Design uart_top, start of the top module:
module uart_top (
	input 		clk,    
	input 		rst_n,
	input 		uart_rx,
	output		uart_tx
);
parameter CLK_FRE 		= 50;
parameter UART_RATE 	= 115200;
localparam SEND = 2'd0, WAIT = 2'd1;
reg [1:0] state;
reg  [31:0] wait_cnt;
reg  [ 7:0] send_cnt;
reg  [ 7:0] send_data;
reg  	    send_en;
wire [ 7:0] recv_data;
wire 		recv_en;
wire 		send_busy;
parameter 	ENG_NUM  = 9; 
parameter 	CHE_NUM  = 2; 
parameter 	DATA_NUM = CHE_NUM * 3 + ENG_NUM;  
wire [ DATA_NUM * 8 - 1:0] char_data = {8'hE4,8'hBD,8'hA0,8'hE5,8'hA5,8'hBD,"  World","\r\n"};
wire [ 7:0] char_byte = (send_cnt < DATA_NUM) ? char_data[ (DATA_NUM - 1 - send_cnt) * 8 +: 8] : 8'h00;
always@(posedge clk)
	if(!rst_n)begin
		state 		<= SEND;
		wait_cnt 	<= 0;
		send_cnt 	<= 0;
		send_en 	<= 'b0;
	end
	else
	case(state)
		SEND:begin  
			if(send_cnt == DATA_NUM + 1)begin 
				send_en 	<= 'b0;
				send_cnt 	<=  0;
				state 		<= WAIT;
			end
			else if(!send_busy)begin
				send_en 	<= 'b1;
				send_data 	<= char_byte;
				send_cnt 	<= send_cnt + 1;
			end
		end
		WAIT: 
			if(wait_cnt == CLK_FRE * 1000_000)begin 
				wait_cnt <= 0;
				state <= SEND;
			end
			else begin
				send_en <= recv_en;
				send_data <= recv_data;
				wait_cnt <= wait_cnt + 1;
			end
	endcase
uart_tx #(
	.CLK_FRE 	(CLK_FRE 	),
	.UART_RATE 	(UART_RATE 	)
	)uart_tx_m0(
	.clk 		(clk 		),
	.rst_n 		(rst_n 		),
	.send_en 	(send_en 	),
  ...
Size: roughly 590 cells after synthesis, roughly 110 flip-flops, roughly 5500 um^2 of cells after synthesis.
Settings: LEC_CHECK=0, CAP_MARGIN=20, CORE_ASPECT_RATIO=0.91, CORE_MARGIN=2, CORE_UTILIZATION=72, CTS_CLUSTER_DIAMETER=104, CTS_CLUSTER_SIZE=14, HOLD_SLACK_MARGIN=0.28, PLACE_DENSITY_LB_ADDON=0.15, SETUP_SLACK_MARGIN=0.92, SLEW_MARGIN=20; clock period 3.12 ns.
run.sh (not shown) runs the stock make flow with config.mk's settings and CLKGATE_MAP_FILE=.
==> next run, changes <==
Settings changed: CTS_CLUSTER_DIAMETER 104 to 314, SETUP_SLACK_MARGIN 0.92 to 0.93.
After rerunning:
- design area rose slightly
- routed wire length rose by a few percent
- fmax fell slightly
- setup slack degrades by 6.7 ps
- critical path depth is unchanged
- clock-buffer cell count is unchanged
- power stays flat
- first-iteration DRC count fell by roughly a tenth
==> next run, changes <==
Settings changed: CORE_ASPECT_RATIO 0.91 to 0.92, CTS_CLUSTER_DIAMETER 314 to 104, HOLD_SLACK_MARGIN 0.28 to default.
Result: Wire length is lower by 2.1%; count of clock-buffer cells in the layout is lower by 1; die area is about the same; critical path depth is unchanged; non-clock buffer count is lower by 1; via count is lower by about 2.5%.
==> next run, changes <==
Settings changed: CAP_MARGIN 20 to 5, CORE_ASPECT_RATIO 0.92 to 0.91, SETUP_SLACK_MARGIN 0.93 to 0.92.
Result: The changed run finished with timing, DRC and antenna clean. Total power is lower by 1.5%. Sequential power hardly moves. Via count is higher by 2.2%. Cell area is lower by 0.83%. Count of clock-buffer cells in the layout is higher by 1. Cell count hardly moves. Die size barely changes. Combinational power is lower by 4.0%.
==> next run, changes <==
Settings changed: CAP_MARGIN 5 to 20, CORE_ASPECT_RATIO 0.91 to default, CTS_CLUSTER_DIAMETER 104 to default, SETUP_SLACK_MARGIN 0.92 to 0.93.
The new run ran to the end with no violations.
Power drops by 2.5%.
Die area hardly moves.
Combinational power went down by 5.2%.
Non-clock buffer count fell by 1.
Count of clock-buffer cells in the layout stays the same.
Final area hardly moves.
Final cell count barely changes.
==> next run, changes <==
Settings changed: CORE_ASPECT_RATIO from default to 0.9, CTS_CLUSTER_DIAMETER from default to 38.
Effect: Final cell count is about the same. Routed wire length increases by 1.6%. Sequential cell count does not change. Power increases by 2.5%. Area after synthesis is unchanged. Non-clock buffer count increases by 1. Core utilization decreases by 1.5 points. Global-route usage increases by 0.82 points.

========
== job 3382 ==
Starting RTL as in the previous note.
==> flow/config.mk <==
export PLATFORM = sky130hd
export DESIGN_NAME = uart_top
export DESIGN_NICKNAME = uart_top
export VERILOG_FILES = /design/flow/design.v
export SDC_FILE = /design/flow/constraint.sdc
export NUM_CORES = 4
export LEC_CHECK = 0
export ABC_AREA = 1
export CAP_MARGIN = 20
export CELL_PAD_IN_SITES_DETAIL_PLACEMENT = 1
export CORE_ASPECT_RATIO = 0.71
export CORE_MARGIN = 2
export CORE_UTILIZATION = 40
export CTS_CLUSTER_DIAMETER = 272
export GPL_TIMING_DRIVEN = 0
export MAX_ROUTING_LAYER = met4
export SLEW_MARGIN = 10
export TNS_END_PERCENT = 40
==> flow/constraint.sdc <==
create_clock -name core_clock -period 7.64 [get_ports {clk}]
set_input_delay 1.5280 -clock core_clock [delete_from_list [all_inputs] [get_ports {clk}]]
set_output_delay 1.5280 -clock core_clock [all_outputs]
set_load 0.01 [all_outputs]
Job 3382: PASS, flow complete, no timing, DRC or antenna violations
Edits applied to the flow inputs when going from job 3382 to job 7899:
- removing ABC_AREA (formerly 1)
- removing MAX_ROUTING_LAYER (formerly met4)
- removing CTS_CLUSTER_DIAMETER (formerly 272)
- removing CORE_ASPECT_RATIO (formerly 0.71)
- changing CORE_UTILIZATION from 40 to 60
- changing SLEW_MARGIN from 10 to 20
- removing CELL_PAD_IN_SITES_DETAIL_PLACEMENT (formerly 1)
- removing GPL_TIMING_DRIVEN (formerly 0)
- removing TNS_END_PERCENT (formerly 40)
- changing the clock period (ns, I/O delays scaled along) from 7.64 to 11.4
### Flow results
Post-route worst setup slack: job 7899 vs job 3382 up 2.94 ns. Sequential cell area came out exactly the same in job 7899 and job 3382. [diff] area of the placeable core, job 7899 relative to job 3382: improvement. met2 as the most utilized layer in the global route result was reported by job 7899, and met1 by job 3382.
Input changes introduced in job 5163 (baseline for comparison: job 7899):
- CTS_CLUSTER_DIAMETER now 104, previously not set
- CORE_UTILIZATION now 72, was 60
- SETUP_SLACK_MARGIN now 0.77, previously not set
- the clock period (ns, I/O delays scaled along) now 3.12, was 11.4
Results
After detailed routing, job 7899 needs less wire than job 5163. Of job 5163 and job 7899, it is job 5163 that has the higher via count. Delta (job 5163 minus job 7899): area added between synthesis and finish went up 0.73 points, total power went up about 270%, post-placement cell area held, global-route wire length before repair went up 6.3%. Higher data-path buffer share of cell area in the final layout goes to job 5163 over job 7899. [compare] base=job 7899 new=job 5163: portion of total power attributed to combinational logic level; design area rose 40 um^2; area of the multi-input gates saw little to no change. Run comparison: job 5163 worst setup path startpoint uart_tx_m0.clk_cnt[0]$_SDFFE_PN0P_; job 7899 worst setup path startpoint rst_n.
The inputs of job 8025 differ from those of job 5163 as listed below.
- PLACE_DENSITY_LB_ADDON newly set to 0.15
- SETUP_SLACK_MARGIN changed from 0.77 to 0.92
- CTS_CLUSTER_SIZE newly set to 12
### Flow results
Across job 8025 and job 5163, none had a timing, DRC or antenna violation.
Side by side, timing-limited maximum frequency turned out higher in job 8025 than in job 5163.
Job 5163 was smaller in final cell area than job 8025.
Between job 8025 and job 5163, the cell count does not differ in any meaningful way.
Relative to job 5163, shortest clock period the worst path allows after layout has gone down in job 8025.

========
== job 2557 ==
uart_top again, from the RTL that the note above started with.
Design uart_top, start of the top module:
module uart_top (
	input 		clk,    
	input 		rst_n,
	input 		uart_rx,
	output		uart_tx
);
Settings: LEC_CHECK=0, ABC_AREA=1, CAP_MARGIN=20, CORE_MARGIN=2, CORE_UTILIZATION=66, CTS_CLUSTER_SIZE=48, MIN_ROUTING_LAYER=met1, PLACE_DENSITY_LB_ADDON=0.11, SETUP_SLACK_MARGIN=0.34, SLEW_MARGIN=20; clock period 3.2 ns.
The following lists how job 2357 was set up differently from job 2557:
- SETUP_SLACK_MARGIN removed (was 0.34)
- CTS_CLUSTER_DIAMETER newly set to 171
- CTS_CLUSTER_SIZE changed from 48 to 86
- MIN_ROUTING_LAYER removed (was met1)
- PLACE_DENSITY_LB_ADDON removed (was 0.11)
- CORE_UTILIZATION changed from 66 to 72
- the clock period (ns, I/O delays scaled along) changed from 3.2 to 10.3
Results
Job 2357: full flow OK, the timing, DRC and antenna checks passed. Job 2357: clock tree skew after final layout lower than job 2557. Job 2557 ended up with more cell instances than job 2357 did. Relative to job 2557, portion of the clock cycle consumed by the worst path in the final layout has decreased by 25 points in job 2357. Compared with job 2557, in job 2357 flip-flop and latch share of the layout cell area went up by 0.17 points, layout overhead on the synthesized area went down by 0.44 points.
The following lists how job 6929 was set up differently from job 2357:
- removing ABC_AREA (formerly 1)
- changing CORE_UTILIZATION from 72 to 33
- removing CTS_CLUSTER_SIZE (formerly 86)
- removing CTS_CLUSTER_DIAMETER (formerly 171)
- changing the clock period (ns, I/O delays scaled along) from 10.3 to 24.5
Findings:
Changes observed in job 6929 relative to job 2357: routed length on met1 now smaller; weighted congestion at the end of routability-driven global placement now smaller; Yosys chip area now smaller; leakage power of the design now smaller; number of logic gates now smaller.
[compare] base=job 2357 new=job 6929: clock distribution area overhead in the final layout went up; slew at the pin with the worst max-slew slack went down.
Edits applied to the flow inputs when going from job 6929 to job 444:
- CORE_UTILIZATION: 33 -> 68
- CTS_CLUSTER_DIAMETER: unset -> 267
- CTS_CLUSTER_SIZE: unset -> 15
- the clock period (ns, I/O delays scaled along): 24.5 -> 15.2
[summary]
Job 6929 → job 444: cell area after placement lower; power rose 48%; transition time at the pin with the least slew margin moved down; arrival time at the worst endpoint decreased by 1800 ps relative to the old numbers; instance count on the critical path stayed essentially flat.
Total die area (job 444 over job 6929): decrease, 50%
What job 4046 does differently from job 444 at the input level:
- removing CTS_CLUSTER_SIZE (formerly 15)
- removing CTS_CLUSTER_DIAMETER (formerly 267)
- changing CORE_UTILIZATION from 68 to 40
- changing the clock period (ns, I/O delays scaled along) from 15.2 to 5.61
==> comparison <==
Looking at the reports, job 4046 completed the entire flow and the layout it produced met the timing, DRC and antenna checks.
Per the comparison of job 4046 with job 444, clock buffer and inverter area fraction after layout rose 1.7 points; flip-flop count about even; first-iteration DRC count rose 83; via-per-instance ratio fell about 13%.
Between job 4046 and job 444, core region area is higher for job 4046, job 444 comes in under that.
The inputs of job 9390 differ from those of job 4046 as listed below.
- CORE_UTILIZATION now 65, was 40
- SETUP_SLACK_MARGIN now 4.89, previously not set
- the clock period (ns, I/O delays scaled along) now 20.0, was 5.61
==> results <==
Setup slack of the critical path after layout in job 9390 is 11600 ps higher than in job 4046. Of job 4046 and job 9390, job 4046 shows the higher clock-cell share of area, with job 9390 below it. Going from job 4046 to job 9390, the clock transition at the registers of the reported paths was found to have gone up by 30 ps. Per the comparison of job 9390 with job 4046, die size shows a reduction of 5500 sq um; final worst-path cycle share lost 20 points.
Power and IR drop assume default switching activity.
